`run.sh`:
```
#!/bin/bash
# the make line also repeats each setting of config.mk as NAME=value (left out here)
make -C /OpenROAD-flow-scripts/flow DESIGN_CONFIG=/design/flow/config.mk WORK_HOME=/design/flow/orfs CLKGATE_MAP_FILE= finish
```
`config.mk`:
```
export PLATFORM = sky130hd
export DESIGN_NAME = frameMakerTop
export DESIGN_NICKNAME = frameMakerTop
export VERILOG_FILES = /design/flow/design.v
export SDC_FILE = /design/flow/constraint.sdc
export NUM_CORES = 4
export LEC_CHECK = 0
export CAP_MARGIN = 20
export CORE_MARGIN = 2
export CORE_UTILIZATION = 70
export CTS_CLUSTER_DIAMETER = 28
export CTS_CLUSTER_SIZE = 42
export HOLD_SLACK_MARGIN = -0.08
export PLACE_DENSITY_LB_ADDON = 0.28
export SLEW_MARGIN = 20
```
`constraint.sdc`:
```
create_clock -name core_clock -period 2.04 [get_ports {samplePoint}]
set_input_delay 0.4080 -clock core_clock [delete_from_list [all_inputs] [get_ports {samplePoint}]]
set_output_delay 0.4080 -clock core_clock [all_outputs]
set_load 0.01 [all_outputs]
```
`design.v`:
```
module interFrameSpace (samplePoint, rst, canRX, frameReady, endOverload, isOverload, isStart);
	input wire samplePoint, rst, canRX, frameReady, endOverload;
	output wire isOverload, isStart;
	parameter bit1_intermission = 0, bit2_intermission = 1, bit3_intermission = 2, bus_idle = 3;
	reg [2:0]state;
	reg isOverload0, isStart0;
	reg endError;
	assign isOverload = isOverload0;
	assign isStart = isStart0;
	always @ (posedge samplePoint) begin
		if (rst) begin
			state <= bus_idle;
			isOverload0 <= 0;
			isStart0 <= 0;
			endError <= 0;
		end else begin
		if (frameReady == 0)begin
			state <= bit1_intermission;
			isOverload0 <= 0;
			isStart0 <= 0;
			if (endOverload)
				endError <= 1;
		end
		if (isOverload) begin
			isOverload0 <= 0;
		end
		if (frameReady == 1 && endOverload == 1) begin
			if (canRX == 1) begin
				state <= bit2_intermission;
				isOverload0 <= 0;
				isStart0 <= 0;
			end else begin
				state <= bit1_intermission;
				isOverload0 <= 1;
				isStart0 <= 0;
			end
		end
		if ((frameReady == 1 && endOverload == 0) || endError == 1) begin
			case (state)
				bit1_intermission:
					if (canRX == 1) begin
						state <= bit2_intermission;
						isOverload0 <= 0;
						isStart0 <= 0;
					end else begin
						state <= bit1_intermission;
						isOverload0 <= 1;
						isStart0 <= 0;
						endError <= 0;
					end
				bit2_intermission:
					if (canRX == 1) begin
						state <= bit3_intermission;
						isOverload0 <= 0;
						isStart0 <= 0;
					end else begin
						state <= bit1_intermission;
						isOverload0 <= 1;
						isStart0 <= 0;
						endError <= 0;
					end
				bit3_intermission:
					if (canRX == 1) begin
						state <= bus_idle;
						isOverload0 <= 0;
						isStart0 <= 0;
					end else begin
						state <= bit1_intermission;
						isOverload0 <= 0;
						isStart0 <= 1;
						endError <= 0;
					end
				bus_idle:
					if (canRX == 1) begin
						state <= bus_idle;
						isOverload0 <= 0;
						isStart0 <= 0;
					end else begin
						state <= bit1_intermission;
						isOverload0 <= 0;
						isStart0 <= 1;
						endError <= 0;
					end
			endcase
		end
		end
	end
endmodule
module overload (samplePoint, rst, canRX, isOverload, isError, endOverload);
	input wire samplePoint, rst, canRX, isOverload, isError;
	output wire endOverload;
	parameter overload_flag = 0, overload_superposition = 1, overload_delimiter = 2;
	reg [1:0]state;
	reg [4:0]count;
	reg endOverload0;
	reg alredyOverError;
	assign endOverload = endOverload0;
	always @ (posedge samplePoint) begin
		if (rst) begin
			state <= overload_flag;
			count <= 0;
			endOverload0 <= 0;
			alredyOverError <= 0;
		end else begin
		if (endOverload0) begin
			endOverload0 <= 0;
		end
		if (isOverload == 1 || isError == 1 || alredyOverError == 1) begin
			case (state)
				overload_flag:  
					if (isOverload == 1 || alredyOverError == 1) begin
						if (canRX == 0) begin 
							if (count == 4) begin
								state <= overload_superposition;
								count <= count + 1;
							end else begin
								alredyOverError <= 1;
								count <= count + 1;
							end
						end else if (canRX == 1) begin
							alredyOverError <= 1;
							count <= 0;
							state <= overload_flag;
						end
					end else if (isError == 1 || alredyOverError == 1) begin
						if (canRX == 0) begin 
							if (count == 5) begin
								state <= overload_superposition;
								count <= count + 1;
							end else begin
								alredyOverError <= 1;
								count <= count + 1;
							end
						end else if (canRX == 1) begin
							alredyOverError <= 1;
							count <= 0;
							state <= overload_flag;
						end
					end
				overload_superposition:
					if (canRX == 0) begin 
						if (count < 11) begin
							count <= count + 1;
						end else begin
							count <= 0;
							state <= overload_flag;
						end
					end else if (canRX == 1) begin
						state <= overload_delimiter;
						count <= 1;
					end
				overload_delimiter:
					if (canRX == 1) begin 
						if (count < 7) begin
							count <= count + 1;
						end else begin
							endOverload0 <= 1;
							alredyOverError <= 0;
							state <= overload_flag;
							count <= 0;
						end
					end else if (canRX == 0) begin
						if (count == 7) begin 
							state <= overload_flag;
							count <= 1;
						end else begin
							count <= 0;
							state <= overload_flag;
						end
					end
			endcase
		end
		end
	end
endmodule
module framecontroller
(
	input	sp, rst, CAN_RX, reset, isStuff, errorFlag,
	output reg BS_onoff,
	output reg [1:0]CRCtype,
	output reg BRS_Stop,
	output reg invalidBit,
	output reg  CRCcalc_on,
	output reg  CRCtime, 
	output reg ackValue,
	output reg  RTR_SRR,
	output reg  IDE,
	output reg 	EDL,
	output reg  BRS,
	output reg RTR_r1,
	output reg frameReady
);
	parameter arbID_st = 0, RTR_SRR_st = 1, IDE0_st = 2, IDE1_st = 3, r0_EDL_st = 4;
	parameter extID_st = 5, extRTR_st = 6, r1_EDL_st = 7, r0_FD_st = 8, BRS_st = 9;
	parameter ESI_st = 10, DLC_st = 11, data_st = 12, crc15_st = 13, crc17_st = 14;
	parameter crc21_st = 15, crcDel_st = 16, ack_st = 17, ackDel_st = 18, eof_st = 19;
	parameter ready_st = 20, error_st = 21;
	reg		[4:0]state;
	reg		[9:0]cont;
	reg		[6:0]dlc;
	reg		FD;
	reg		bitlido;
	reg		frameReady_v;
	always @ (posedge sp) begin
		if (rst) begin
			state <= ready_st;
			cont = 0;
			dlc = 0;
			FD = 0;
			BS_onoff = 0;
			CRCtype = 0;
			CRCtime = 0;
			CRCcalc_on = 0;
			BRS_Stop = 0;
			invalidBit = 0;
			ackValue = 0;
			RTR_SRR = 0;
			IDE = 0;
			EDL = 0;
			BRS = 0;
			RTR_r1 = 0;
			frameReady_v = 1;
		end
		else
		if (reset) begin
			state <= arbID_st;
			cont = 1;
			dlc = 0;
			FD = 0;
			BS_onoff = 0;
			CRCtype = 0;
			CRCtime = 0;
			CRCcalc_on = 0;
			BRS_Stop = 0;
			invalidBit = 0;
			ackValue = 0;
			RTR_SRR = 0;
			IDE = 0;
			EDL = 0;
			BRS = 0;
			RTR_r1 = 0;
			frameReady_v = 0;
			BS_onoff = 1;
			CRCcalc_on = 1;
			if(errorFlag)
			begin
				state <= error_st;
			end
		end
		else
		if (~isStuff) begin
			case (state)
				arbID_st:  
					begin
						if(cont < 10)
						begin
							cont = cont +1;
						end
						else
						begin
							state <= RTR_SRR_st;
						end
					end
				RTR_SRR_st:  
					begin
						RTR_SRR = CAN_RX;
						if (CAN_RX)
						begin
							state <= IDE1_st;
						end
						else
						begin
							state <= IDE0_st;
						end
					end
				IDE0_st:
					begin
					IDE = CAN_RX;
					if(~CAN_RX)
						begin
							state <= r0_EDL_st;
						end
					else
						begin
							state <= error_st;
						end
					end
				IDE1_st:
					begin
					IDE = CAN_RX;
					if (CAN_RX)
						begin
							cont = 0;
							state <= extID_st;
						end
						else
						begin
							state <= r0_EDL_st;
						end
					end
				extID_st:
					if (cont < 17)
					begin
						cont = cont + 1;
					end
					else
					begin
						state <= extRTR_st;
					end
				extRTR_st:
					begin
						RTR_r1 = CAN_RX;
						state <= r1_EDL_st;
					end
				r1_EDL_st:
					begin
						EDL = CAN_RX;
						if (CAN_RX)
						begin
							state <= r0_FD_st;
						end
						else
						begin
							state <= r0_EDL_st;
						end
					end
				r0_EDL_st:
					begin
						EDL = CAN_RX;
						if (CAN_RX)
						begin
							state <= r0_FD_st;
						end
						else
						begin
							cont = 0;
							state <= DLC_st;
						end
					end
				r0_FD_st:
					if(~CAN_RX)
					begin
						FD = 1;
						state <= BRS_st;
					end
					else
					begin
						state <= error_st;
					end
				BRS_st:
					begin
						BRS = CAN_RX;
						BRS_Stop = CAN_RX;
						state <= ESI_st;
					end
				ESI_st:
					begin
						cont = 0;
						state <= DLC_st;
					end
				DLC_st: 
					begin
						dlc = dlc << 1;
						dlc = dlc + CAN_RX;
						cont = cont + 1;
						bitlido = CAN_RX;
						if (cont == 4  && dlc != 0) 
						begin
							cont = 0;
							if(dlc > 8 && FD == 0)
							begin
								dlc = 8;
							end
							else if(dlc > 8)
							begin
								case(dlc)
									9:
										dlc = 12;
									10:
										dlc = 16;
									11:
										dlc = 20;
									12:
										dlc = 24;
									13:
										dlc = 32;
									14:
										dlc = 48;
									15:
										dlc = 64;
								endcase
							end
							state <= data_st;
						end
						else if(cont == 4 && dlc == 0)
						begin
							cont =0;
							if(FD == 0)
							begin
								state <= crc15_st;
							end
							else if(dlc <= 16)
							begin
								state <= crc17_st;
							end
							else
							begin
								state <= crc21_st;
							end
						end
					end
				data_st:
					begin
						if(FD)
							begin
								BRS_Stop = 1;
							end
						cont = cont + 1;
						if (cont==8*dlc)  
						begin
							if(FD == 0)
							begin
								cont = 0;
								state <= crc15_st;
							end
							else if(dlc <= 16)
							begin
								cont = 0;
								state <= crc17_st;
							end
							else
							begin
								cont = 0;
								state <= crc21_st;
							end
						end
					end
				crc15_st:
					begin
						CRCcalc_on =0;
						CRCtime = 1;
						CRCtype = 1;
						cont = cont +1;
						if (cont==15)
						begin
							state <= crcDel_st;
						end
					end
				crc17_st:
					begin
						CRCcalc_on =0;
						CRCtime = 1;
						CRCtype = 2;
						cont = cont +1;
						if (cont==17)
						begin
							state <= crcDel_st;
						end
					end
				crc21_st:
					begin
						CRCcalc_on =0;
						CRCtime = 1;
						CRCtype = 3;
						cont = cont +1;
						if (cont==21)
						begin
							state <= crcDel_st;
						end
					end
				crcDel_st:
					begin
						CRCtime = 0;
						CRCtype = 0;
						BS_onoff = 0;
						BRS_Stop = 0;
						if(CAN_RX)
						begin
							state <= ack_st;
						end
						else
						begin
							state <= error_st;
						end
					end
				ack_st:
					state <= ackDel_st;
				ackDel_st:
					if(CAN_RX)
					begin
						cont = 0;
						state <= eof_st;
					end
					else
					begin
						state <= error_st;
					end
				eof_st:
					begin
						cont = cont +1;
						if(cont==7)
						begin
							frameReady_v = 1;
							state <= ready_st;
						end
					end
				ready_st:
					begin
						frameReady_v = 1;
						state <= ready_st;
					end
				error_st:
					begin
						cont = 0;
						dlc = 0;
						FD = 0;
					end
			endcase
		end
		frameReady <= frameReady_v;
	end
endmodule
module DatavsRemote(
RTR_SRR,
IDE,
RTR_r1,
isRemote
);
	input RTR_SRR, IDE, RTR_r1;
	output isRemote;
	assign isRemote = RTR_SRR & (IDE ~^ RTR_r1);
endmodule
module frameSize
(
	input	sp, rst, isStuff, reset,
	output reg [9:0] size
);
	always @ (posedge sp) begin
		if (rst)
			begin
				size <= 10'b0;
			end
		else if (reset)
			begin
				size <= 10'b1;
			end
		else if (~isStuff)
			begin
				size <= size + 1;
			end
	end
endmodule
module frameStorage
(
	input	sp, rst, CAN_RX, isStuff, reset,
	output reg [150:0] frame
);
	always @ (posedge sp) begin
		if (rst)
			begin
				frame = 0;
			end
		else if (reset)
			begin
				frame = 0;
				frame = frame << 1;
				frame = frame + CAN_RX;
			end
		else if (~isStuff)
			begin
				frame = frame << 1;
				frame = frame + CAN_RX;
			end
	end
endmodule
module frameMakerTop (samplePoint, reset, canRX, isError, isStuff, endOverload, BS_onoff, CRCtype, BRS_Stop, invalidBit, CRCcalc_on, CRCtime, ackValue, IDE, EDL, BRS, isRemote, size, frame, frameReady, isStart);
	input wire samplePoint, reset, canRX, isError, isStuff;
	output wire endOverload, BS_onoff, BRS_Stop, invalidBit, CRCcalc_on, CRCtime, ackValue, IDE, EDL, BRS, isRemote, frameReady, isStart;
	output wire [1:0] CRCtype;
	output wire [9:0] size;
	output wire [150:0] frame;
	wire isOverloadFromInterframe, RTR_SRR, RTR_r1;
	interFrameSpace ifs (samplePoint, reset, canRX, frameReady, endOverload, isOverloadFromInterframe, isStart);
	overload ov (samplePoint, reset, canRX, isOverloadFromInterframe, isError, endOverload);
	framecontroller fc (samplePoint, reset, canRX, isStart, isStuff, isError, BS_onoff, CRCtype, BRS_Stop, invalidBit, CRCcalc_on, CRCtime, ackValue, RTR_SRR, IDE, EDL, BRS, RTR_r1, frameReady);
	DatavsRemote dr (RTR_SRR, IDE, RTR_r1, isRemote);
	frameSize fsz (samplePoint, reset, isStuff, isStart, size);
	frameStorage fst (samplePoint, reset, canRX, isStuff, isStart, frame);
endmodule
```
==> flow_summary.json, run 1 <==
{
  "status": "did not finish",
  "flow.stopped_at": "clock tree synthesis (4_1_cts)",
  "run.stop_error": "[ERROR DPL-0038] Utilization greater than 100%, impossible to legalize",
  "post_synth_regs": 230,
  "synthXorXnorAreaFrac_pct": 1.803,
  "share_of_synthesized_registers_carrying_an_async_set_or_reset_pct": 0,
  "synth-area-yosys_um2": 9648,
  "adder_share_pct": 1.037,
  "top_cell_type_s_share_of_synthesized_area_pct": 47.72,
  "ys_dominant_reg_cell": "sky130_fd_sc_hd__dfxtp_1",
  "synth_stat.cells": 1050,
  "gp_congestion": 0.9014,
  "post_synth_instance_area_um2": 9648,
  "chipHeight_um": 121.4,
  "design.die.area_um2": 14740,
  "synthCells": 1050,
  "post_synth_and_or_nand_nor_area_fraction_pct": 17.99,
  "synth.comb.largest_family": "simple AND/OR/NAND/NOR gates",
  "io_pins": 181,
  "ys_sh_aoi_pct": 11.02,
  "postSynthAreaPerCell_um2": 9.189,
  "synthDistinctLibCells": 73,
  "common_cells": "sky130_fd_sc_hd__dfxtp_1, sky130_fd_sc_hd__nor2_1, sky130_fd_sc_hd__mux2i_1",
  "core_um2": 13350,
  "die_width_um": 121.4,
  "post-synth-top-count-cell": "sky130_fd_sc_hd__dfxtp_1",
  "rows": 42,
  "yosys_warning_count": 5,
  "yosysSeqAreaShare_pct": 47.72,
  "post_synth_tally_of_flip_flops_with_integrated_enable": 0,
  "synth.mux.area_fraction_pct": 16.41,
  "detailed_place_hpwl_um": 18890,
  "port_buffers": 178,
  "pre_place_util_pct": 72.28,
  "synth_top_cell_by_area": "sky130_fd_sc_hd__dfxtp_1",
  "synthTopCellsByArea": "sky130_fd_sc_hd__dfxtp_1, sky130_fd_sc_hd__mux2i_1, sky130_fd_sc_hd__nor2_1, sky130_fd_sc_hd__a21oi_1, sky130_fd_sc_hd__o21ai_0"
}
[per-stage QoR]
| step | cells | hold WS (ns) | total power [mW] | instance area [um2] | worst slack, ns |
|---|---|---|---|---|---|
| global placement | 1389 | 0.4608 | 5.216 | 11880 | -0.08244 |
| detailed placement | 1389 | 0.4775 | 5.229 | 11880 | -0.1462 |
| floorplan | 1051 | 0.4455 | 5.034 | 9664 | 0.01274 |
==> inputs of run 2 (changes only) <==
- ABC_AREA: unset -> 1
- CORE_UTILIZATION: 70 -> 16
- CTS_CLUSTER_DIAMETER: 28 -> unset
- CTS_CLUSTER_SIZE: 42 -> unset
- HOLD_SLACK_MARGIN: -0.08 -> unset
- PLACE_DENSITY_LB_ADDON: 0.28 -> unset
- clock period: 2.04 -> 7.75 ns (I/O delays scaled with it)
==> run 2 against run 1 <==
Compared with the run above: now clean on timing, DRC and antenna; die area grew to 4.1 times the previous value; synthesized cell count grew 25%; area after synthesis is 2.6% lower.
==> flow_summary.json, run 2 <==
{
  "grt_max_degree": 109,
  "cp.required_ns": 8.20,
  "powerSeq_mw": 1.21,
  "setup.reg_to_reg.worst_slack_ns": 5.37,
  "firstDrtPassIters": 5,
  "worst_ep_arrival_time_ns": 4.19,
  "detailed_place_hpwl_um": 19960,
  "cts_root_buffer": "sky130_fd_sc_hd__clkbuf_16",
  "path_buffers": 4,
  "die_width_um": 246.4,
  "gp_congestion": 0.8232,
  "adder_share_pct": 1.065,
  "yosys_warning_count": 5,
  "yosysSeqAreaShare_pct": 48.98,
  "p_int_mw": 2.006,
  "min_delay_worst_endpoint": "ifs.state[2]",
  "clock.fmax_mhz": 267.1,
  "worst_r2r_endpoint": "fst.frame[23]",
  "timing.final.hold_violations": 0,
  "post-synth-top-count-cell": "sky130_fd_sc_hd__nand2_1",
  "ys_sh_aoi_pct": 16.66,
  "share_of_synthesized_registers_carrying_an_async_set_or_reset_pct": 0,
  "synthDistinctLibCells": 41,
  "worst_skew_pair.late_latency_ns": 0.55,
  "tritoncts_clock_tree": "yes",
  "critPathCapture": "fc.cont[2]",
  "synth_top_cell_by_area": "sky130_fd_sc_hd__dfxtp_1",
  "postSynthAreaPerCell_um2": 7.182,
  "cts_hold_repair.buffers": 0,
  "num-nets-final": 1470,
  "synthTopCellsByArea": "sky130_fd_sc_hd__dfxtp_1, sky130_fd_sc_hd__nand2_1, sky130_fd_sc_hd__a21oi_1, sky130_fd_sc_hd__inv_1, sky130_fd_sc_hd__nand3_1",
  "postCtsSetupRepairBufs": 0,
  "total_power_mw": 2.651,
  "ir_worst_vdd_v": 0.0001692,
  "relative_contribution_of_sequential_cells_to_total_power_pct": 45.5,
  "io_pins": 181,
  "post_synth_and_or_nand_nor_area_fraction_pct": 26.64,
  "slowest_stage": "sky130_fd_sc_hd__clkdlybuf4s50_1",
  "layout.cells.non_filler": 2238,
  "cts-resized-gates": 0,
  "synth.mux.area_fraction_pct": 0,
  "power.share.clock_pct": 48.8,
  "maxSlewHeadroom_pct": 39.73,
  "core_um2": 57920,
  "final.setup_skew_ns": 0.01101,
  "worst_pin_slew_ns": 0.9040,
  "ys_dominant_reg_cell": "sky130_fd_sc_hd__dfxtp_1",
  "min_delay_path_depth": 2,
  "grt_pass1_wl_um": 46180,
  "port_buffers": 178,
  "antennaDiodeCount": 0,
  "placed_cells_incl_taps": 2193,
  "setup.worst_path.start": "canRX",
  "common_cells": "sky130_fd_sc_hd__nand2_1, sky130_fd_sc_hd__dfxtp_1, sky130_fd_sc_hd__a21oi_1",
  "chipHeight_um": 246.4,
  "final_design_area_no_fill_um2": 12830,
  "leak_pwr_nw": 4.233,
  "final.setup.tns_ns": 0,
  "grt_pass1_vias": 8683,
  "cts.clk_slew.worst_paths_ns": 0.06,
  "cts.path.max_buffers": 3,
  "pre_place_util_pct": 16.23,
  "worstPathCellList": "clkdlybuf4s50_1, clkinv_1, nand2_1, o211ai_1, a21oi_1, nand3_1, inv_1, o2111ai_1, nand2_1, inv_1",
  "post_synth_instance_area_um2": 9402,
  "grt_antenna_before_repair": 0,
  "top_cell_type_s_share_of_synthesized_area_pct": 48.98,
  "drt-vias-per-instance": 4.068,
  "post_synth_regs": 230,
  "maxSlewViolCount": 0,
  "area_growth_syn_to_layout_pct": 36.45,
  "cts.sink_count": 230,
  "power.group.top": "the clock network",
  "global_route.usage.total_pct": 9.304,
  "num_vias": 9105,
  "totalWireLength_um": 29130,
  "crit_family": "buffers and inverters",
  "gr-total-overflow": 0,
  "rsz0062_at_grt": "no",
  "finalSetupViolCount": 0,
  "synthCells": 1309,
  "worst-path-max-fanout": 18,
  "critical_path.max_stage_delay_ns": 0.78,
  "hp-start": "ifs.state[3]",
  "route.antenna.remaining_nets": 0,
  "stage_log_warning_count": 33,
  "synthXorXnorAreaFrac_pct": 0,
  "drc": 0,
  "power_combinational_mw": 0.151,
  "synth.comb.largest_family": "simple AND/OR/NAND/NOR gates",
  "depth_of_the_cts_h_tree": 1,
  "status": "finished clean",
  "setup.worst_path.class": "input port to flip-flop",
  "wire_per_inst_um": 13.01,
  "crit_path_start_kind": "input port",
  "dr.first_iter.drc_count": 659,
  "synth-area-yosys_um2": 9402,
  "areal_power_density_over_the_cells_nw_per_um2": 206.7,
  "synth_stat.cells": 1309,
  "fin_crit_ns": 3.743,
  "power.clock.total_mw": 1.29,
  "power_dissipated_by_switching_net_loads_mw": 0.6453,
  "critical_path.reg2reg.startpoint": "ifs.isStart0",
  "rows": 88,
  "worstHoldPathType": "flip-flop to flip-flop",
  "cap_violations": 0,
  "design.die.area_um2": 60720,
  "switching_share_pct": 24.34,
  "worst-r2r-cell-count": 4,
  "post_synth_tally_of_flip_flops_with_integrated_enable": 0,
  "power.combinational.fraction_pct": 5.7,
  "crit_path_end_kind": "flip-flop",
  "cts_buffers": 27,
  "worstSetupPathDepth": 10,
  "period_used_pct": 48.30,
  "detailed_place.area_um2": 11940
}
run 2: layout make-up:
class / instances / area, um2
repair buffers: 184 / 1824
inverters: 97 / 371.6
clock buffers: 35 / 745.7
well taps: 765 / 957.2
clock inverters: 10 / 143.9
flip-flops and latches: 230 / 4604
fillers: 6454 / 45090
multi-input cells: 917 / 4182
run 2: metrics by stage:
stage,hold slack [ns],setup WS [ns],utilization [%]
after global placement,0.4179,3.463,20.61
after global routing,0.4632,3.785,22.15
final,0.4406,4.007,22.15
after floorplan,0.4081,4.921,-
after CTS,0.4448,4.044,22.15
after detailed placement,0.4342,3.457,20.61
run 2: routing by layer:
layer	track usage, %	share of wire, %	wire length (um)
met2	14.90	46	13390
met1	11.50	43	12650
met4	3.366	2.7	784
met5	0	0	0
met3	3.214	7.9	2302
==> inputs of run 3 (changes only) <==
- ABC_AREA: 1 -> 0
- CAP_MARGIN: 20 -> 10
- CELL_PAD_IN_SITES_DETAIL_PLACEMENT: unset -> 1
- CORE_ASPECT_RATIO: unset -> 0.82
- CORE_UTILIZATION: 16 -> 36
- CTS_CLUSTER_SIZE: unset -> 58
- GPL_ROUTABILITY_DRIVEN: unset -> 0
- MAX_ROUTING_LAYER: unset -> met4
- PLACE_DENSITY_LB_ADDON: unset -> 0.01
- TNS_END_PERCENT: unset -> 40
- clock period: 7.75 -> 5.21 ns (I/O delays scaled with it)
==> run 3 against run 2 <==
Compared with the run above: via count shrank 12%; register-to-register slack lost 2.7 ns; non-clock buffer count grew 7; largest power group unchanged.
==> flow_summary.json, run 3 <==
{
  "cts.sink_count": 230,
  "placed_cells_incl_taps": 1538,
  "cts_root_buffer": "sky130_fd_sc_hd__clkbuf_16",
  "maxSlewHeadroom_pct": 28.99,
  "ir_worst_vdd_v": 0.0002217,
  "switching_share_pct": 23.31,
  "synth-area-yosys_um2": 9648,
  "grt_antenna_before_repair": 0,
  "p_int_mw": 2.917,
  "synth_top_cell_by_area": "sky130_fd_sc_hd__dfxtp_1",
  "min_delay_worst_endpoint": "fc.EDL",
  "worst_pin_slew_ns": 1.065,
  "yosys_warning_count": 5,
  "maxSlewViolCount": 0,
  "fin_crit_ns": 2.825,
  "chipHeight_um": 152.2,
  "slowest_stage": "sky130_fd_sc_hd__clkdlybuf4s50_1",
  "power.clock.total_mw": 1.81,
  "top_cell_type_s_share_of_synthesized_area_pct": 47.72,
  "die_width_um": 184.8,
  "setup.worst_path.start": "fc.IDE",
  "core_um2": 26490,
  "power_combinational_mw": 0.206,
  "detailed_place_hpwl_um": 18060,
  "layout.area.comb_um2": 4671,
  "cp.required_ns": 4.17,
  "firstDrtPassIters": 4,
  "ys_sh_aoi_pct": 11.02,
  "design.die.area_um2": 28130,
  "clock.fmax_mhz": 354.0,
  "num_vias": 8000,
  "areal_power_density_over_the_cells_nw_per_um2": 303.1,
  "common_cells": "sky130_fd_sc_hd__dfxtp_1, sky130_fd_sc_hd__nor2_1, sky130_fd_sc_hd__mux2i_1",
  "worst-path-max-fanout": 3,
  "hp-start": "fc.EDL",
  "drc": 0,
  "cts_hold_repair.buffers": 0,
  "timing.final.hold_violations": 0,
  "critical_path.max_stage_delay_ns": 0.58,
  "critical_path.reg2reg.startpoint": "fc.cont[1]",
  "crit_path_start_kind": "flip-flop",
  "post_synth_and_or_nand_nor_area_fraction_pct": 17.99,
  "antennaDiodeCount": 0,
  "post-synth-top-count-cell": "sky130_fd_sc_hd__dfxtp_1",
  "route.antenna.remaining_nets": 0,
  "wire_per_inst_um": 16.66,
  "num-nets-final": 1215,
  "power_dissipated_by_switching_net_loads_mw": 0.8864,
  "postSynthAreaPerCell_um2": 9.189,
  "area_growth_syn_to_layout_pct": 30.07,
  "totalWireLength_um": 26410,
  "cts.path.max_buffers": 3,
  "stage_log_warning_count": 33,
  "flop_area_um2": 4604,
  "worst-r2r-cell-count": 8,
  "post_synth_instance_area_um2": 9648,
  "worstPathCellList": "xnor2_1, and2_1, clkdlybuf4s50_1",
  "global_route.usage.total_pct": 19.30,
  "setup.worst_path.class": "flip-flop to output pin",
  "tritoncts_clock_tree": "yes",
  "adder_share_pct": 1.037,
  "final.setup_skew_ns": 0.01163,
  "pre_place_util_pct": 36.43,
  "synth.comb.largest_family": "simple AND/OR/NAND/NOR gates",
  "crit_family": "buffers and inverters",
  "final.setup.tns_ns": 0,
  "synthTopCellsByArea": "sky130_fd_sc_hd__dfxtp_1, sky130_fd_sc_hd__mux2i_1, sky130_fd_sc_hd__nor2_1, sky130_fd_sc_hd__a21oi_1, sky130_fd_sc_hd__o21ai_0",
  "cap_violations": 0,
  "final_design_area_no_fill_um2": 12550,
  "post_synth_regs": 230,
  "path_buffers": 1,
  "relative_contribution_of_sequential_cells_to_total_power_pct": 47.0,
  "crit_path_end_kind": "output pin",
  "share_of_synthesized_registers_carrying_an_async_set_or_reset_pct": 0,
  "min_delay_path_depth": 2,
  "grt_pass1_wl_um": 43550,
  "cts.clk_slew.worst_paths_ns": 0.06,
  "depth_of_the_cts_h_tree": 1,
  "cts_buffers": 26,
  "synthXorXnorAreaFrac_pct": 1.803,
  "power.group.top": "the clock network",
  "leak_pwr_nw": 4.882,
  "powerSeq_mw": 1.79,
  "worst_skew_pair.late_latency_ns": 0.52,
  "grt_max_degree": 104,
  "worst_ep_arrival_time_ns": 1.78,
  "rows": 54,
  "yosysSeqAreaShare_pct": 47.72,
  "ys_dominant_reg_cell": "sky130_fd_sc_hd__dfxtp_1",
  "worstHoldPathType": "flip-flop to flip-flop",
  "port_buffers": 178,
  "postCtsSetupRepairBufs": 0,
  "grt_pass1_vias": 8015,
  "power.share.clock_pct": 47.5,
  "setup.reg_to_reg.worst_slack_ns": 2.69,
  "dr.first_iter.drc_count": 381,
  "nFillCells": 3027,
  "post_synth_tally_of_flip_flops_with_integrated_enable": 0,
  "cts-resized-gates": 0,
  "synthDistinctLibCells": 73,
  "io_pins": 181,
  "synth.mux.area_fraction_pct": 16.41,
  "synthCells": 1050,
  "synth_stat.cells": 1050,
  "drt-vias-per-instance": 5.047,
  "rsz0062_at_grt": "no",
  "gr-total-overflow": 0,
  "critPathCapture": "isRemote",
  "detailed_place.area_um2": 11690,
  "period_used_pct": 54.21,
  "power.combinational.fraction_pct": 5.4,
  "finalSetupViolCount": 0,
  "worst_r2r_endpoint": "fc.cont[3]",
  "status": "finished clean",
  "worstSetupPathDepth": 3,
  "layout.cells.non_filler": 1585
}
-- run 3: area by class of cell --
type	instances	share of cell area [%]
Clock buffer	42	6.550
Clock inverter	5	0.2692
Inverter	21	0.6281
Multi-Input combinational cell	732	37.22
Sequential cell	230	36.69
Tap cell	364	3.629
Timing Repair Buffer	191	15.02
-- run 3: layer usage --
metal  GRT usage, %  vias up  part of all wire, %
met5              -        -                    0
met3          5.043       34                  6.2
li1               -     3943                    -
met2          28.98      163                   43
met1          26.22     3860                   49
met4          3.817        0                  1.9
-- run 3: per-stage QoR --
| stage | utilization (%) | total power [mW] | setup slack, ns | hold slack (ns) |
|---|---|---|---|---|
| CTS | 47.38 | 3.872 | 2.324 | 0.4806 |
| finish | 47.38 | 3.803 | 2.385 | 0.4770 |
| global route | 47.38 | 3.959 | 2.236 | 0.5136 |
| floorplan | - | 1.970 | 2.848 | 0.4455 |
| global placement | 44.15 | 2.036 | 1.837 | 0.4629 |
| detailed placement | 44.15 | 2.037 | 1.840 | 0.4699 |
==> inputs of run 4 (changes only) <==
- ABC_AREA: 0 -> 1
- CAP_MARGIN: 10 -> 20
- CELL_PAD_IN_SITES_DETAIL_PLACEMENT: 1 -> unset
- CORE_ASPECT_RATIO: 0.82 -> unset
- CORE_UTILIZATION: 36 -> 72
- CTS_CLUSTER_DIAMETER: unset -> 351
- CTS_CLUSTER_SIZE: 58 -> 42
- GPL_ROUTABILITY_DRIVEN: 0 -> unset
- PLACE_DENSITY_LB_ADDON: 0.01 -> 0.29
- SETUP_SLACK_MARGIN: unset -> 0.44
- TNS_END_PERCENT: 40 -> unset
- clock period: 5.21 -> 1.5 ns (I/O delays scaled with it)
==> run 4 against run 3 <==
Compared with the run above: the run now fails in global placement (3_3_place_gp); die area shrank 50%; synthesized cell count rose by 25%; area after synthesis is 2.6% lower.
==> flow_summary.json, run 4 <==
{
  "chipHeight_um": 118.3,
  "share_of_synthesized_registers_carrying_an_async_set_or_reset_pct": 0,
  "run.stop_error": "[ERROR FLW-0024] Place density exceeds 1.0 (current PLACE_DENSITY_LB_ADDON =  0.29). Please check if the value of  PLACE_DENSITY_LB_ADDON is between 0 and 0.99.",
  "post_synth_and_or_nand_nor_area_fraction_pct": 26.64,
  "flow.stopped_at": "global placement (3_3_place_gp)",
  "post-synth-top-count-cell": "sky130_fd_sc_hd__nand2_1",
  "adder_share_pct": 1.065,
  "yosysSeqAreaShare_pct": 48.98,
  "synthCells": 1309,
  "post_synth_tally_of_flip_flops_with_integrated_enable": 0,
  "io_pins": 181,
  "top_cell_type_s_share_of_synthesized_area_pct": 48.98,
  "postSynthAreaPerCell_um2": 7.182,
  "core_um2": 12670,
  "synth.mux.area_fraction_pct": 0,
  "rows": 41,
  "synthDistinctLibCells": 41,
  "post_synth_regs": 230,
  "status": "did not finish",
  "yosys_warning_count": 5,
  "common_cells": "sky130_fd_sc_hd__nand2_1, sky130_fd_sc_hd__dfxtp_1, sky130_fd_sc_hd__a21oi_1",
  "pre_place_util_pct": 74.20,
  "ys_sh_aoi_pct": 16.66,
  "ys_dominant_reg_cell": "sky130_fd_sc_hd__dfxtp_1",
  "synth.comb.largest_family": "simple AND/OR/NAND/NOR gates",
  "synthTopCellsByArea": "sky130_fd_sc_hd__dfxtp_1, sky130_fd_sc_hd__nand2_1, sky130_fd_sc_hd__a21oi_1, sky130_fd_sc_hd__inv_1, sky130_fd_sc_hd__nand3_1",
  "die_width_um": 118.3,
  "post_synth_instance_area_um2": 9402,
  "synth-area-yosys_um2": 9402,
  "synth_stat.cells": 1309,
  "design.die.area_um2": 13990,
  "synth_top_cell_by_area": "sky130_fd_sc_hd__dfxtp_1",
  "synthXorXnorAreaFrac_pct": 0
}
==> inputs of run 5 (changes only) <==
- CAP_MARGIN: 20 -> 15
- CELL_PAD_IN_SITES_DETAIL_PLACEMENT: unset -> 0
- CORE_ASPECT_RATIO: unset -> 0.55
- CORE_MARGIN: 2 -> 6
- CORE_UTILIZATION: 72 -> 63
- CTS_CLUSTER_DIAMETER: 351 -> 139
- CTS_CLUSTER_SIZE: 42 -> unset
- GPL_ROUTABILITY_DRIVEN: unset -> 1
- PLACE_DENSITY: unset -> 0.7
- PLACE_DENSITY_LB_ADDON: 0.29 -> unset
- SETUP_SLACK_MARGIN: 0.44 -> unset
- SLEW_MARGIN: 20 -> 5
- clock period: 1.5 -> 2.9 ns (I/O delays scaled with it)
==> run 5 against run 4 <==
Compared with the run above: the run now finishes clean; area after synthesis did not move; die area rose by 30%; synthesized cell count did not move.
==> flow_summary.json, run 5 <==
{
  "worstSetupPathDepth": 12,
  "post-synth-top-count-cell": "sky130_fd_sc_hd__nand2_1",
  "crit_path_start_kind": "flip-flop",
  "critical_path.reg2reg.startpoint": "fc.cont[1]",
  "num-nets-final": 1467,
  "synth.comb.largest_family": "simple AND/OR/NAND/NOR gates",
  "worst_ep_arrival_time_ns": 2.89,
  "cap_violations": 0,
  "depth_of_the_cts_h_tree": 1,
  "worst_skew_pair.late_latency_ns": 0.50,
  "gr-total-overflow": 0,
  "synthXorXnorAreaFrac_pct": 0,
  "power_combinational_mw": 0.424,
  "min_delay_path_depth": 3,
  "worst-path-max-fanout": 7,
  "gp_congestion": 0.9819,
  "power_dissipated_by_switching_net_loads_mw": 1.577,
  "critPathMostFrequentCell": "sky130_fd_sc_hd__nand2_1",
  "synthTopCellsByArea": "sky130_fd_sc_hd__dfxtp_1, sky130_fd_sc_hd__nand2_1, sky130_fd_sc_hd__a21oi_1, sky130_fd_sc_hd__inv_1, sky130_fd_sc_hd__nand3_1",
  "worst_pin_slew_ns": 0.6543,
  "drt-vias-per-instance": 5.912,
  "worst-r2r-cell-count": 12,
  "postSynthAreaPerCell_um2": 7.182,
  "final.setup.tns_ns": 0,
  "hp-start": "isStuff",
  "globalRoute.busiestLayer": "met2",
  "worstHoldPathType": "input port to flip-flop",
  "cts_buffers": 20,
  "detailed_place_hpwl_um": 19950,
  "yosys_warning_count": 5,
  "core_um2": 14290,
  "relative_contribution_of_sequential_cells_to_total_power_pct": 48.7,
  "met3_usage_pct": 9.214,
  "cts-resized-gates": 0,
  "tritoncts_clock_tree": "yes",
  "cts.clk_slew.worst_paths_ns": 0.08,
  "synth.mux.area_fraction_pct": 0,
  "critical_path.max_stage_delay_ns": 0.52,
  "p_int_mw": 5.051,
  "ys_sh_aoi_pct": 16.66,
  "setup.worst_path.class": "flip-flop to flip-flop",
  "route.antenna.remaining_nets": 0,
  "ys_dominant_reg_cell": "sky130_fd_sc_hd__dfxtp_1",
  "finalSetupViolCount": 0,
  "area_growth_syn_to_layout_pct": 27.76,
  "setup.worst_path.start": "fc.cont[1]",
  "rows": 32,
  "grt_max_degree": 151,
  "slowest_stage": "sky130_fd_sc_hd__dfxtp_1",
  "yosysSeqAreaShare_pct": 48.98,
  "cts_root_buffer": "sky130_fd_sc_hd__clkbuf_16",
  "leak_pwr_nw": 4.189,
  "chipHeight_um": 102.6,
  "stage_log_warning_count": 39,
  "die_width_um": 176.7,
  "cts_hold_repair.buffers": 0,
  "synthCells": 1309,
  "maxSlewHeadroom_pct": 56.38,
  "power.combinational.fraction_pct": 6.4,
  "synth_stat.cells": 1309,
  "maxSlewViolCount": 0,
  "synth-area-yosys_um2": 9402,
  "design.die.area_um2": 18130,
  "worstPathCellList": "ha_1, nand2_1, nor2_2, nand2_1, nand2_1, nand3_1, nor2_2, nand4_1, nand3_1, o21ai_0, nand2_1, nand3_1",
  "grt_pass1_wl_um": 48240,
  "min_delay_worst_endpoint": "fsz.size[1]",
  "path_buffers": 0,
  "grt_pass1_vias": 9323,
  "final.setup_skew_ns": 0.01419,
  "crit_family": "simple AND/OR/NAND/NOR gates",
  "post_synth_instance_area_um2": 9402,
  "totalWireLength_um": 30290,
  "grt.met1_usage_pct": 43.49,
  "grt_antenna_before_repair": 0,
  "period_used_pct": 87.11,
  "antennaDiodeCount": 0,
  "synth_top_cell_by_area": "sky130_fd_sc_hd__dfxtp_1",
  "critPathCapture": "fc.frameReady",
  "cts.sink_count": 230,
  "cp.required_ns": 3.26,
  "setup.reg_to_reg.worst_slack_ns": 0.37,
  "drc": 0,
  "global_routing_met2_resource_utilization_pct": 51.36,
  "fin_crit_ns": 2.526,
  "power.clock.total_mw": 2.98,
  "worst_r2r_endpoint": "fc.frameReady",
  "io_pins": 181,
  "cts.path.max_buffers": 3,
  "post-route-util_pct": 84.03,
  "power.share.clock_pct": 44.9,
  "power.group.top": "sequential cells",
  "share_of_synthesized_registers_carrying_an_async_set_or_reset_pct": 0,
  "common_cells": "sky130_fd_sc_hd__nand2_1, sky130_fd_sc_hd__dfxtp_1, sky130_fd_sc_hd__a21oi_1",
  "wire_per_inst_um": 18.32,
  "pre_place_util_pct": 65.77,
  "synthDistinctLibCells": 41,
  "adder_share_pct": 1.065,
  "global_route.usage.total_pct": 33.26,
  "crit_path_end_kind": "flip-flop",
  "top_cell_type_s_share_of_synthesized_area_pct": 48.98,
  "post_synth_tally_of_flip_flops_with_integrated_enable": 0,
  "timing.final.hold_violations": 0,
  "post_synth_regs": 230,
  "status": "finished clean",
  "ir_worst_vdd_v": 0.0004179,
  "firstDrtPassIters": 6,
  "port_buffers": 178,
  "areal_power_density_over_the_cells_nw_per_um2": 551.8,
  "switching_share_pct": 23.80,
  "rsz0062_at_grt": "no",
  "num_vias": 9773,
  "dr.first_iter.drc_count": 1134,
  "post_synth_and_or_nand_nor_area_fraction_pct": 26.64,
  "clock.fmax_mhz": 395.9,
  "powerSeq_mw": 3.23,
  "postCtsSetupRepairBufs": 0
}
run 5: layer usage:
metal | vias to the layer above | share of wire, %
li1 | 4559 | -
met1 | 4540 | 42
met2 | 599 | 44
met3 | 75 | 12
met4 | 0 | 2.8
met5 | - | 0
run 5: cell type report:
type | instances | area, um2
inverters | 97 | 369.1
clock buffers | 25 | 570.5
multi-input cells | 917 | 4179
fillers | 837 | 2282
flip-flops and latches | 230 | 4604
well taps | 187 | 234.0
clock inverters | 9 | 150.1
repair buffers | 188 | 1904
run 5: per-stage QoR:
step | instance area, um2 | setup WS [ns] | hold slack (ns) | std cells | power (mW)
6_report | 12010 | 0.3739 | 0.4619 | 1653 | 6.628
4_1_cts | 12010 | 0.4953 | 0.4518 | 1653 | 6.613
3_5_place_dp | 11290 | 0.3109 | 0.4261 | 1619 | 3.703
5_1_grt | 12010 | 0.1345 | 0.4679 | 1653 | 6.818
2_1_floorplan | 9405 | 1.041 | 0.4081 | 1310 | 3.574
3_3_place_gp | 11290 | 0.3977 | 0.4144 | 1619 | 3.697
==> inputs of run 6 (changes only) <==
- ABC_AREA: 1 -> 0
- CAP_MARGIN: 15 -> 10
- CORE_ASPECT_RATIO: 0.55 -> 1.02
- CORE_MARGIN: 6 -> 2
- CORE_UTILIZATION: 63 -> 66
- CTS_CLUSTER_DIAMETER: 139 -> unset
- CTS_CLUSTER_SIZE: unset -> 58
- GPL_ROUTABILITY_DRIVEN: 1 -> 0
- PLACE_DENSITY: 0.7 -> unset
- SLEW_MARGIN: 5 -> 20
- TNS_END_PERCENT: unset -> 40
- clock period: 2.9 -> 1.8 ns (I/O delays scaled with it)
==> run 6 against run 5 <==
Compared with the run above: the layout now fails its checks (negative setup slack); clock power is 59% higher; critical path depth is 4 lower; largest power group unchanged; power is 62% higher; cell count is 10% lower; critical endpoint is now fc.cont[4]; die area is 14% lower; wire length is 26% higher; sequential share of layout area is 3.7 points lower.
==> flow_summary.json, run 6 <==
{
  "worstPathCellList": "buf_4, and3_2, and4b_1, a22o_1, o22a_4, a21boi_4, o22ai_2, a21oi_2",
  "post_synth_and_or_nand_nor_area_fraction_pct": 17.99,
  "cp.required_ns": 2.19,
  "postSynthAreaPerCell_um2": 9.189,
  "critical_path.max_stage_delay_ns": 0.37,
  "port_buffers": 178,
  "status": "finished with violations",
  "common_cells": "sky130_fd_sc_hd__dfxtp_1, sky130_fd_sc_hd__nor2_1, sky130_fd_sc_hd__mux2i_1",
  "route.antenna.remaining_nets": 0,
  "depth_of_the_cts_h_tree": 1,
  "worst_skew_pair.late_latency_ns": 0.53,
  "critPathCapture": "fc.cont[4]",
  "synth_stat.cells": 1050,
  "die_width_um": 123.7,
  "crit_path_end_kind": "flip-flop",
  "setup.worst_path.class": "flip-flop to flip-flop",
  "cap_violations": 0,
  "hp-start": "isStuff",
  "num_vias": 9999,
  "ys_dominant_reg_cell": "sky130_fd_sc_hd__dfxtp_1",
  "grt_antenna_before_repair": 1,
  "grt_pass1_vias": 9483,
  "nFillCells": 469,
  "synthTopCellsByArea": "sky130_fd_sc_hd__dfxtp_1, sky130_fd_sc_hd__mux2i_1, sky130_fd_sc_hd__nor2_1, sky130_fd_sc_hd__a21oi_1, sky130_fd_sc_hd__o21ai_0",
  "share_of_synthesized_registers_carrying_an_async_set_or_reset_pct": 0,
  "cts.clk_slew.worst_paths_ns": 0.07,
  "chipHeight_um": 126.1,
  "num-nets-final": 1301,
  "post_synth_regs": 230,
  "worst-r2r-cell-count": 8,
  "drc": 0,
  "setup.worst_path.start": "fc.cont[1]",
  "gr-total-overflow": 0,
  "power_dissipated_by_switching_net_loads_mw": 2.683,
  "layout.area.comb_um2": 5094,
  "adder_share_pct": 1.037,
  "io_pins": 181,
  "cts_buffers": 23,
  "grt_pass1_wl_um": 49450,
  "cts_root_buffer": "sky130_fd_sc_hd__clkbuf_16",
  "setup.reg_to_reg.worst_slack_ns": -0.58,
  "power.group.top": "sequential cells",
  "flop_area_um2": 4628,
  "power_combinational_mw": 0.822,
  "switching_share_pct": 24.99,
  "cts_hold_repair.buffers": 0,
  "detailed_place_hpwl_um": 17200,
  "firstDrtPassIters": 12,
  "post-synth-top-count-cell": "sky130_fd_sc_hd__dfxtp_1",
  "total_power_mw": 10.74,
  "final.setup_skew_ns": 0.01177,
  "post_synth_instance_area_um2": 9648,
  "cts.sink_count": 230,
  "power.combinational.fraction_pct": 7.7,
  "tritoncts_clock_tree": "yes",
  "min_delay_path_depth": 3,
  "checkFailReasons": "negative setup slack",
  "post_synth_tally_of_flip_flops_with_integrated_enable": 0,
  "synthCells": 1050,
  "rsz0062_at_grt": "yes",
  "power.clock.total_mw": 4.74,
  "synth_top_cell_by_area": "sky130_fd_sc_hd__dfxtp_1",
  "worst_pin_slew_ns": 1.060,
  "clock.fmax_mhz": 419.8,
  "post-route-util_pct": 93.77,
  "final.setup.tns_ns": -10.03,
  "ir_worst_vdd_v": 0.0008679,
  "yosysSeqAreaShare_pct": 47.72,
  "synth.mux.area_fraction_pct": 16.41,
  "finalSetupViolCount": 29,
  "dr.first_iter.drc_count": 1622,
  "worst_ep_arrival_time_ns": 2.78,
  "areal_power_density_over_the_cells_nw_per_um2": 803.0,
  "worst_r2r_endpoint": "fc.cont[4]",
  "design.die.area_um2": 15600,
  "worstSetupPathDepth": 8,
  "pre_place_util_pct": 67.66,
  "critical_path.reg2reg.startpoint": "fc.cont[1]",
  "stage_log_warning_count": 37,
  "leak_pwr_nw": 6.729,
  "synth.comb.largest_family": "simple AND/OR/NAND/NOR gates",
  "slowest_stage": "sky130_fd_sc_hd__dfxtp_4",
  "fin_crit_ns": 2.382,
  "crit_family": "AND-OR/OR-AND gates",
  "period_used_pct": 132.4,
  "p_int_mw": 8.054,
  "power.share.clock_pct": 44.2,
  "relative_contribution_of_sequential_cells_to_total_power_pct": 48.1,
  "synth-area-yosys_um2": 9648,
  "min_delay_worst_endpoint": "fc.state[16]",
  "area_growth_syn_to_layout_pct": 38.58,
  "synthDistinctLibCells": 73,
  "timing.final.hold_violations": 0,
  "wire_per_inst_um": 25.59,
  "global_route.usage.total_pct": 41.26,
  "path_buffers": 1,
  "crit_path_start_kind": "flip-flop",
  "worst-path-max-fanout": 5,
  "totalWireLength_um": 38080,
  "yosys_warning_count": 5,
  "grt_max_degree": 81,
  "synthXorXnorAreaFrac_pct": 1.803,
  "powerSeq_mw": 5.17,
  "drt-vias-per-instance": 6.720,
  "worstHoldPathType": "input port to flip-flop",
  "maxSlewViolCount": 0,
  "top_cell_type_s_share_of_synthesized_area_pct": 47.72,
  "maxSlewHeadroom_pct": 28.74,
  "ys_sh_aoi_pct": 11.02,
  "rows": 44,
  "fin_hold_ws_ns": 0.2428,
  "core_um2": 14260,
  "finalWorstSetupSlack_ns": -0.5823,
  "cts.path.max_buffers": 3
}
==> run 6: metrics by stage <==
stage	cell area (um2)	std cells	setup WS [ns]
floorplan	9669	1051	-0.08219
global route	13370	1488	-0.6142
global placement	12220	1438	-0.2388
CTS	12990	1483	-0.1690
finish	13370	1488	-0.5823
detailed placement	12220	1438	-0.3288
==> run 6: per-layer routing <==
metal,routed length (um),global-route usage (%)
met2,17700,68.97
met4,3098,21.59
met3,4668,10.33
met5,0,-
met1,12610,44.73
==> run 6: final cells by class <==
| cell class | count | area share, % |
|---|---|---|
| diodes | 1 | 0.01872 |
| clock buffers | 35 | 5.091 |
| clock inverters | 5 | 0.2995 |
| inverters | 21 | 0.5896 |
| multi-input cells | 733 | 38.10 |
| flip-flops and latches | 230 | 34.62 |
| well taps | 184 | 1.722 |
| repair buffers | 279 | 19.57 |
==> run 6: what timing repair did <==
action | in CTS | in global routing
cloned | 1 | 0
pin swaps | 22 | 28
setup endpoints to repair | 156 | 70
setup buffers | 4 | 4
gates resized | 177 | 97
==> inputs of run 7 (changes only) <==
- ABC_AREA: 0 -> 1
- CAP_MARGIN: 10 -> 35
- CELL_PAD_IN_SITES_DETAIL_PLACEMENT: 0 -> 1
- CORE_ASPECT_RATIO: 1.02 -> 0.9
- CORE_UTILIZATION: 66 -> 38
- CTS_CLUSTER_SIZE: 58 -> 55
- GPL_TIMING_DRIVEN: unset -> 1
- MAX_ROUTING_LAYER: met4 -> met5
- MIN_ROUTING_LAYER: unset -> met2
- PLACE_DENSITY_LB_ADDON: unset -> 0.26
- SETUP_SLACK_MARGIN: unset -> 0.47
- TNS_END_PERCENT: 40 -> unset
- clock period: 1.8 -> 2.77 ns (I/O delays scaled with it)
==> run 7 against run 6 <==
Compared with the run above: critical endpoint is now fc.cont[7]; the run now finishes clean; sequential share of layout area is 2.4 points higher; cell count is 21% higher; clock skew grew 0.0082 ns; utilization shrank 42 points; non-clock buffer count fell by 78; clock-buffer cell count up 1; design area down 6.7%; largest power group is now the clock network; first-iteration DRC count grew 67%; die area increased by 67%.
==> flow_summary.json, run 7 <==
{
  "crit_path_start_kind": "flip-flop",
  "postSynthAreaPerCell_um2": 7.182,
  "ir_worst_vdd_v": 0.0004411,
  "gr-total-overflow": 0,
  "core_um2": 24260,
  "relative_contribution_of_sequential_cells_to_total_power_pct": 45.5,
  "crit_path_end_kind": "flip-flop",
  "grt_max_degree": 156,
  "post_synth_tally_of_flip_flops_with_integrated_enable": 0,
  "period_used_pct": 82.85,
  "cts.path.max_buffers": 3,
  "rsz0062_at_grt": "yes",
  "cts_buffers": 25,
  "power_dissipated_by_switching_net_loads_mw": 1.885,
  "rows": 54,
  "post_synth_instance_area_um2": 9402,
  "cts.clk_slew.worst_paths_ns": 0.07,
  "grt_pass1_vias": 14770,
  "power.clock.total_mw": 3.54,
  "post_synth_regs": 230,
  "antennaDiodeCount": 0,
  "total_power_mw": 7.427,
  "nFillCells": 3026,
  "clock.fmax_mhz": 435.8,
  "worstPathCellList": "nand2_2, nor2_2, nand2_1, nand2_1, nand2_1, nand2_1, inv_1, nand2_1, nor2_1, nand2_1, nand2_2, nand2_4, nand2_2, a21oi_1",
  "route.antenna.remaining_nets": 0,
  "post-synth-top-count-cell": "sky130_fd_sc_hd__nand2_1",
  "port_buffers": 178,
  "synthTopCellsByArea": "sky130_fd_sc_hd__dfxtp_1, sky130_fd_sc_hd__nand2_1, sky130_fd_sc_hd__a21oi_1, sky130_fd_sc_hd__inv_1, sky130_fd_sc_hd__nand3_1",
  "area_growth_syn_to_layout_pct": 32.67,
  "maxSlewHeadroom_pct": 53.71,
  "drt-vias-per-instance": 7.487,
  "worst_ep_arrival_time_ns": 2.76,
  "cp.required_ns": 3.23,
  "ys_sh_aoi_pct": 16.66,
  "setup.worst_path.start": "fc.cont[3]",
  "min_delay_path_depth": 2,
  "power.group.top": "the clock network",
  "critical_path.max_stage_delay_ns": 0.46,
  "pre_place_util_pct": 38.76,
  "yosys_warning_count": 5,
  "top_cell_type_s_share_of_synthesized_area_pct": 48.98,
  "setup.reg_to_reg.worst_slack_ns": 0.48,
  "cts.sink_count": 230,
  "powerSeq_mw": 3.38,
  "die_width_um": 169.8,
  "worst_pin_slew_ns": 0.6943,
  "finalWorstSetupSlack_ns": 0.4752,
  "chipHeight_um": 153.2,
  "synth_stat.cells": 1309,
  "critical_path.reg2reg.startpoint": "fc.cont[3]",
  "slowest_stage": "sky130_fd_sc_hd__dfxtp_1",
  "yosysSeqAreaShare_pct": 48.98,
  "cap_violations": 0,
  "worst-r2r-cell-count": 14,
  "tritoncts_clock_tree": "yes",
  "io_pins": 181,
  "layout.area.comb_um2": 4240,
  "power.combinational.fraction_pct": 6.8,
  "worst-path-max-fanout": 7,
  "post_synth_and_or_nand_nor_area_fraction_pct": 26.64,
  "fin_crit_ns": 2.295,
  "final.setup_skew_ns": 0.01998,
  "power_combinational_mw": 0.506,
  "global_route.usage.total_pct": 37.41,
  "maxSlewViolCount": 0,
  "design.die.area_um2": 26020,
  "hp-start": "ifs.state[3]",
  "cts_root_buffer": "sky130_fd_sc_hd__clkbuf_16",
  "common_cells": "sky130_fd_sc_hd__nand2_1, sky130_fd_sc_hd__dfxtp_1, sky130_fd_sc_hd__a21oi_1",
  "finalSetupViolCount": 0,
  "critPathMostFrequentCell": "sky130_fd_sc_hd__nand2_1",
  "drc": 0,
  "areal_power_density_over_the_cells_nw_per_um2": 595.4,
  "crit_family": "simple AND/OR/NAND/NOR gates",
  "switching_share_pct": 25.38,
  "worstSetupPathDepth": 14,
  "depth_of_the_cts_h_tree": 1,
  "p_int_mw": 5.542,
  "firstDrtPassIters": 11,
  "worstHoldPathType": "flip-flop to flip-flop",
  "wire_per_inst_um": 18.73,
  "synthDistinctLibCells": 41,
  "timing.final.hold_violations": 0,
  "final.setup.tns_ns": 0,
  "cts_hold_repair.buffers": 0,
  "synth-area-yosys_um2": 9402,
  "critPathCapture": "fc.cont[7]",
  "synth.comb.largest_family": "simple AND/OR/NAND/NOR gates",
  "synthCells": 1309,
  "detailed_place_hpwl_um": 20570,
  "grt_pass1_wl_um": 52690,
  "num_vias": 13480,
  "num-nets-final": 1486,
  "adder_share_pct": 1.065,
  "min_delay_worst_endpoint": "ifs.state[2]",
  "worst_r2r_endpoint": "fc.cont[7]",
  "dr.first_iter.drc_count": 2713,
  "worst_skew_pair.late_latency_ns": 0.55,
  "path_buffers": 1,
  "grt_antenna_before_repair": 0,
  "setup.worst_path.class": "flip-flop to flip-flop",
  "flop_area_um2": 4613,
  "share_of_synthesized_registers_carrying_an_async_set_or_reset_pct": 0,
  "power.share.clock_pct": 47.7,
  "status": "finished clean",
  "dp_slack_ns": 0.2508,
  "ys_dominant_reg_cell": "sky130_fd_sc_hd__dfxtp_1",
  "totalWireLength_um": 33720,
  "synth_top_cell_by_area": "sky130_fd_sc_hd__dfxtp_1",
  "synthXorXnorAreaFrac_pct": 0,
  "leak_pwr_nw": 4.340,
  "synth.mux.area_fraction_pct": 0,
  "stage_log_warning_count": 36
}
[run 7: timing repair]
item / CTS / global route
buffers inserted: 0 / 7
setup endpoints to repair: 12 / 26
gates resized: 3 / 24
pin swaps: 1 / 2
cloned: 0 / 1
[run 7: layout make-up]
| class | instances | area share (%) |
|---|---|---|
| clock buffer | 36 | 5.668 |
| inverter | 97 | 2.989 |
| timing repair inverter | 1 | 0.06019 |
| sequential | 230 | 36.98 |
| tap | 308 | 3.090 |
| multi-input combinational | 917 | 34.00 |
| timing repair buffer | 201 | 16.07 |
| clock inverter | 10 | 1.144 |
[run 7: through the flow]
stage	util, %	instance area, um2	hold WS, ns	instances
after global routing	51.42	12470	0.4675	1800
final	51.42	12470	0.4414	1800
after detailed placement	47.36	11490	0.4285	1746
after CTS	50.90	12350	0.4419	1792
after global placement	47.36	11490	0.4170	1746
after floorplan	-	9405	0.4081	1310
[run 7: per-layer routing]
layer	up-vias	wire length [um]	track usage (%)	share of wire, %
li1	4573	-	-	-
met1	4573	0	-	0
met4	6	3631	7.326	11
met5	-	103	10.21	0.31
met2	3798	16820	46.90	50
met3	526	13160	47.64	39
==> inputs of run 8 (changes only) <==
- CAP_MARGIN: 35 -> 20
- CELL_PAD_IN_SITES_DETAIL_PLACEMENT: 1 -> unset
- CORE_ASPECT_RATIO: 0.9 -> unset
- CORE_UTILIZATION: 38 -> 66
- CTS_CLUSTER_DIAMETER: unset -> 192
- CTS_CLUSTER_SIZE: 55 -> 74
- GPL_ROUTABILITY_DRIVEN: 0 -> unset
- GPL_TIMING_DRIVEN: 1 -> unset
- HOLD_SLACK_MARGIN: unset -> 0.29
- MAX_ROUTING_LAYER: met5 -> unset
- MIN_ROUTING_LAYER: met2 -> unset
- PLACE_DENSITY_LB_ADDON: 0.26 -> unset
- SETUP_SLACK_MARGIN: 0.47 -> unset
- clock period: 2.77 -> 1.67 ns (I/O delays scaled with it)
==> run 8 against run 7 <==
Compared with the run above: the run now fails in global routing (5_1_grt); synthesized cell count unchanged; die area down 42%; area after synthesis unchanged.
==> flow_summary.json, run 8 <==
{
  "cts_buffers": 7,
  "dp_slack_ns": -0.4063,
  "cts_root_buffer": "sky130_fd_sc_hd__clkbuf_16",
  "synth.mux.area_fraction_pct": 0,
  "top_cell_type_s_share_of_synthesized_area_pct": 48.98,
  "post-synth-top-count-cell": "sky130_fd_sc_hd__nand2_1",
  "adder_share_pct": 1.065,
  "pre_place_util_pct": 67.73,
  "synth-area-yosys_um2": 9402,
  "placed_cells_incl_taps": 1715,
  "run.stop_error": "[ERROR GRT-0232] Routing congestion too high. Check the congestion heatmap in the GUI.",
  "post_synth_and_or_nand_nor_area_fraction_pct": 26.64,
  "depth_of_the_cts_h_tree": 1,
  "cts.path.max_buffers": 3,
  "share_of_synthesized_registers_carrying_an_async_set_or_reset_pct": 0,
  "status": "did not finish",
  "ys_sh_aoi_pct": 16.66,
  "core_um2": 13880,
  "synthTopCellsByArea": "sky130_fd_sc_hd__dfxtp_1, sky130_fd_sc_hd__nand2_1, sky130_fd_sc_hd__a21oi_1, sky130_fd_sc_hd__inv_1, sky130_fd_sc_hd__nand3_1",
  "common_cells": "sky130_fd_sc_hd__nand2_1, sky130_fd_sc_hd__dfxtp_1, sky130_fd_sc_hd__a21oi_1",
  "post_synth_instance_area_um2": 9402,
  "yosys_warning_count": 5,
  "flow.stopped_at": "global routing (5_1_grt)",
  "synthCells": 1309,
  "cts.sink_count": 230,
  "synth.comb.largest_family": "simple AND/OR/NAND/NOR gates",
  "io_pins": 181,
  "post_synth_tally_of_flip_flops_with_integrated_enable": 0,
  "detailed_place_hpwl_um": 20040,
  "synthDistinctLibCells": 41,
  "gp_congestion": 0.9349,
  "synthXorXnorAreaFrac_pct": 0,
  "yosysSeqAreaShare_pct": 48.98,
  "design.die.area_um2": 15220,
  "synth_stat.cells": 1309,
  "synth_top_cell_by_area": "sky130_fd_sc_hd__dfxtp_1",
  "rows": 43,
  "ys_dominant_reg_cell": "sky130_fd_sc_hd__dfxtp_1",
  "port_buffers": 178,
  "chipHeight_um": 123.4,
  "postSynthAreaPerCell_um2": 7.182,
  "global_route.usage.total_pct": 97.84,
  "gr-total-overflow": 1201,
  "post_synth_regs": 230,
  "die_width_um": 123.4
}
run 8: timing repair:
action	in CTS
pin swaps	34
hold endpoints to repair	6
hold buffers	2
setup endpoints to repair	199
setup buffers	100
cloned	0
gates resized	386
run 8: layer usage:
| metal | global-route usage [%] | overflow |
|---|---|---|
| met5 | 40.28 | 2 |
| met4 | 119.9 | 351 |
| met3 | 73.43 | 13 |
| met2 | 126.0 | 825 |
| met1 | 85.06 | 10 |
run 8: through the flow:
stage                     hold WS [ns]  instance area, um2
after detailed placement        0.4391               12270
after CTS                       0.3066               13380
after global placement          0.4218               12270
after floorplan                 0.4081                9440
==> inputs of run 9 (changes only) <==
- CORE_ASPECT_RATIO: unset -> 0.75
- CORE_MARGIN: 2 -> 3
- CORE_UTILIZATION: 66 -> 37
- CTS_CLUSTER_DIAMETER: 192 -> unset
- CTS_CLUSTER_SIZE: 74 -> unset
- HOLD_SLACK_MARGIN: 0.29 -> 0.07
- MAX_ROUTING_LAYER: unset -> met5
- MIN_ROUTING_LAYER: unset -> met2
- clock period: 1.67 -> 4.28 ns (I/O delays scaled with it)
==> run 9 against run 8 <==
Compared with the run above: the run now finishes clean; synthesized cell count did not move; area after synthesis stayed put; die area grew 80%.
==> flow_summary.json, run 9 <==
{
  "antennaDiodeCount": 0,
  "timing.final.hold_violations": 0,
  "clock.fmax_mhz": 391.0,
  "final.setup.tns_ns": 0,
  "worst-r2r-cell-count": 12,
  "gp_congestion": 0.9368,
  "synthDistinctLibCells": 41,
  "power.clock.total_mw": 2.46,
  "cts-resized-gates": 0,
  "dr.first_iter.drc_count": 2057,
  "detailed_place_hpwl_um": 18540,
  "cap_violations": 0,
  "synth-area-yosys_um2": 9402,
  "cts_hold_repair.buffers": 0,
  "nFillCells": 2394,
  "hp-start": "ifs.state[3]",
  "setup.worst_path.class": "flip-flop to output pin",
  "critical_path.reg2reg.startpoint": "fc.cont[1]",
  "post-route-util_pct": 50.58,
  "crit_path_start_kind": "flip-flop",
  "worst_skew_pair.late_latency_ns": 0.55,
  "worst-path-max-fanout": 10,
  "grt_antenna_before_repair": 0,
  "post_synth_and_or_nand_nor_area_fraction_pct": 26.64,
  "post_synth_tally_of_flip_flops_with_integrated_enable": 0,
  "powerSeq_mw": 2.19,
  "worstHoldPathType": "flip-flop to flip-flop",
  "met1_length_um": 0,
  "synth_stat.cells": 1309,
  "post_synth_instance_area_um2": 9402,
  "drt-vias-per-instance": 7.027,
  "met3_length_um": 12750,
  "yosysSeqAreaShare_pct": 48.98,
  "post-synth-top-count-cell": "sky130_fd_sc_hd__nand2_1",
  "tritoncts_clock_tree": "yes",
  "crit_path_end_kind": "output pin",
  "share_of_synthesized_registers_carrying_an_async_set_or_reset_pct": 0,
  "setup.reg_to_reg.worst_slack_ns": 1.77,
  "dr_wl_met2_um": 13600,
  "ir_worst_vdd_v": 0.0003071,
  "num_vias": 12710,
  "postSynthAreaPerCell_um2": 7.182,
  "synth.comb.largest_family": "simple AND/OR/NAND/NOR gates",
  "wire_per_inst_um": 15.66,
  "critPathCapture": "isStart",
  "area_growth_syn_to_layout_pct": 31.59,
  "worst_ep_arrival_time_ns": 1.70,
  "dp_slack_ns": 1.388,
  "global_route.usage.total_pct": 29.69,
  "power_combinational_mw": 0.290,
  "cts_root_buffer": "sky130_fd_sc_hd__clkbuf_16",
  "die_width_um": 190.1,
  "route.top_layer_used": "met5",
  "totalWireLength_um": 28330,
  "finalWorstSetupSlack_ns": 1.722,
  "finalSetupViolCount": 0,
  "grt_pass1_vias": 13000,
  "adder_share_pct": 1.065,
  "cts.sink_count": 230,
  "synthTopCellsByArea": "sky130_fd_sc_hd__dfxtp_1, sky130_fd_sc_hd__nand2_1, sky130_fd_sc_hd__a21oi_1, sky130_fd_sc_hd__inv_1, sky130_fd_sc_hd__nand3_1",
  "synth.mux.area_fraction_pct": 0,
  "firstDrtPassIters": 7,
  "ys_sh_aoi_pct": 16.66,
  "final.setup_skew_ns": 0.01777,
  "slowest_stage": "sky130_fd_sc_hd__clkdlybuf4s50_1",
  "gr-total-overflow": 0,
  "power.combinational.fraction_pct": 5.9,
  "areal_power_density_over_the_cells_nw_per_um2": 398.8,
  "core_um2": 24460,
  "leak_pwr_nw": 4.286,
  "total_power_mw": 4.934,
  "chipHeight_um": 144.0,
  "postCtsSetupRepairBufs": 0,
  "cts_buffers": 25,
  "path_buffers": 1,
  "crit_family": "buffers and inverters",
  "power_dissipated_by_switching_net_loads_mw": 1.210,
  "min_delay_worst_endpoint": "ifs.state[2]",
  "cts.clk_slew.worst_paths_ns": 0.06,
  "maxSlewViolCount": 0,
  "pre_place_util_pct": 38.43,
  "grt_pass1_wl_um": 44410,
  "num-nets-final": 1472,
  "cts.path.max_buffers": 3,
  "depth_of_the_cts_h_tree": 1,
  "worstPathCellList": "clkdlybuf4s50_1",
  "layout.area.comb_um2": 4179,
  "design.die.area_um2": 27380,
  "power.group.top": "the clock network",
  "setup.worst_path.start": "ifs.isStart0",
  "common_cells": "sky130_fd_sc_hd__nand2_1, sky130_fd_sc_hd__dfxtp_1, sky130_fd_sc_hd__a21oi_1",
  "relative_contribution_of_sequential_cells_to_total_power_pct": 44.3,
  "synth_top_cell_by_area": "sky130_fd_sc_hd__dfxtp_1",
  "maxSlewHeadroom_pct": 54.44,
  "yosys_warning_count": 5,
  "critical_path.max_stage_delay_ns": 0.61,
  "flop_area_um2": 4604,
  "stage_log_warning_count": 33,
  "fin_crit_ns": 2.558,
  "synthXorXnorAreaFrac_pct": 0,
  "worst_r2r_endpoint": "fc.frameReady",
  "grt_max_degree": 127,
  "rows": 49,
  "route.antenna.remaining_nets": 0,
  "worst_pin_slew_ns": 0.6834,
  "io_pins": 181,
  "min_delay_path_depth": 2,
  "p_int_mw": 3.724,
  "status": "finished clean",
  "rsz0062_at_grt": "no",
  "top_cell_type_s_share_of_synthesized_area_pct": 48.98,
  "period_used_pct": 59.76,
  "power.share.clock_pct": 49.8,
  "cp.required_ns": 3.42,
  "ys_dominant_reg_cell": "sky130_fd_sc_hd__dfxtp_1",
  "worstSetupPathDepth": 1,
  "post_synth_regs": 230,
  "synthCells": 1309,
  "port_buffers": 178,
  "switching_share_pct": 24.52,
  "drc": 0
}
[run 9: layer usage]
layer | up-vias | GRT usage [%]
met2 | 3342 | 32.84
met4 | 4 | 4.238
met5 | - | 5.944
li1 | 4544 | -
met3 | 277 | 44.80
met1 | 4544 | -
[run 9: cell type report]
cell class / count / area share, %
Clock buffer: 33 / 5.785
Clock inverter: 13 / 1.800
Sequential cell: 230 / 37.22
Inverter: 97 / 2.983
Multi-Input combinational cell: 917 / 33.78
Timing Repair Buffer: 188 / 15.09
Tap cell: 331 / 3.347
[run 9: per-stage QoR]
step | cells | hold slack [ns] | area [um2]
floorplan | 1310 | 0.4081 | 9405
global placement | 1763 | 0.4176 | 11430
detailed placement | 1763 | 0.4175 | 11430
CTS | 1809 | 0.4285 | 12370
global route | 1809 | 0.4691 | 12370
finish | 1809 | 0.4280 | 12370
Power figures rest on the tool's default switching activity, not on a simulated workload.
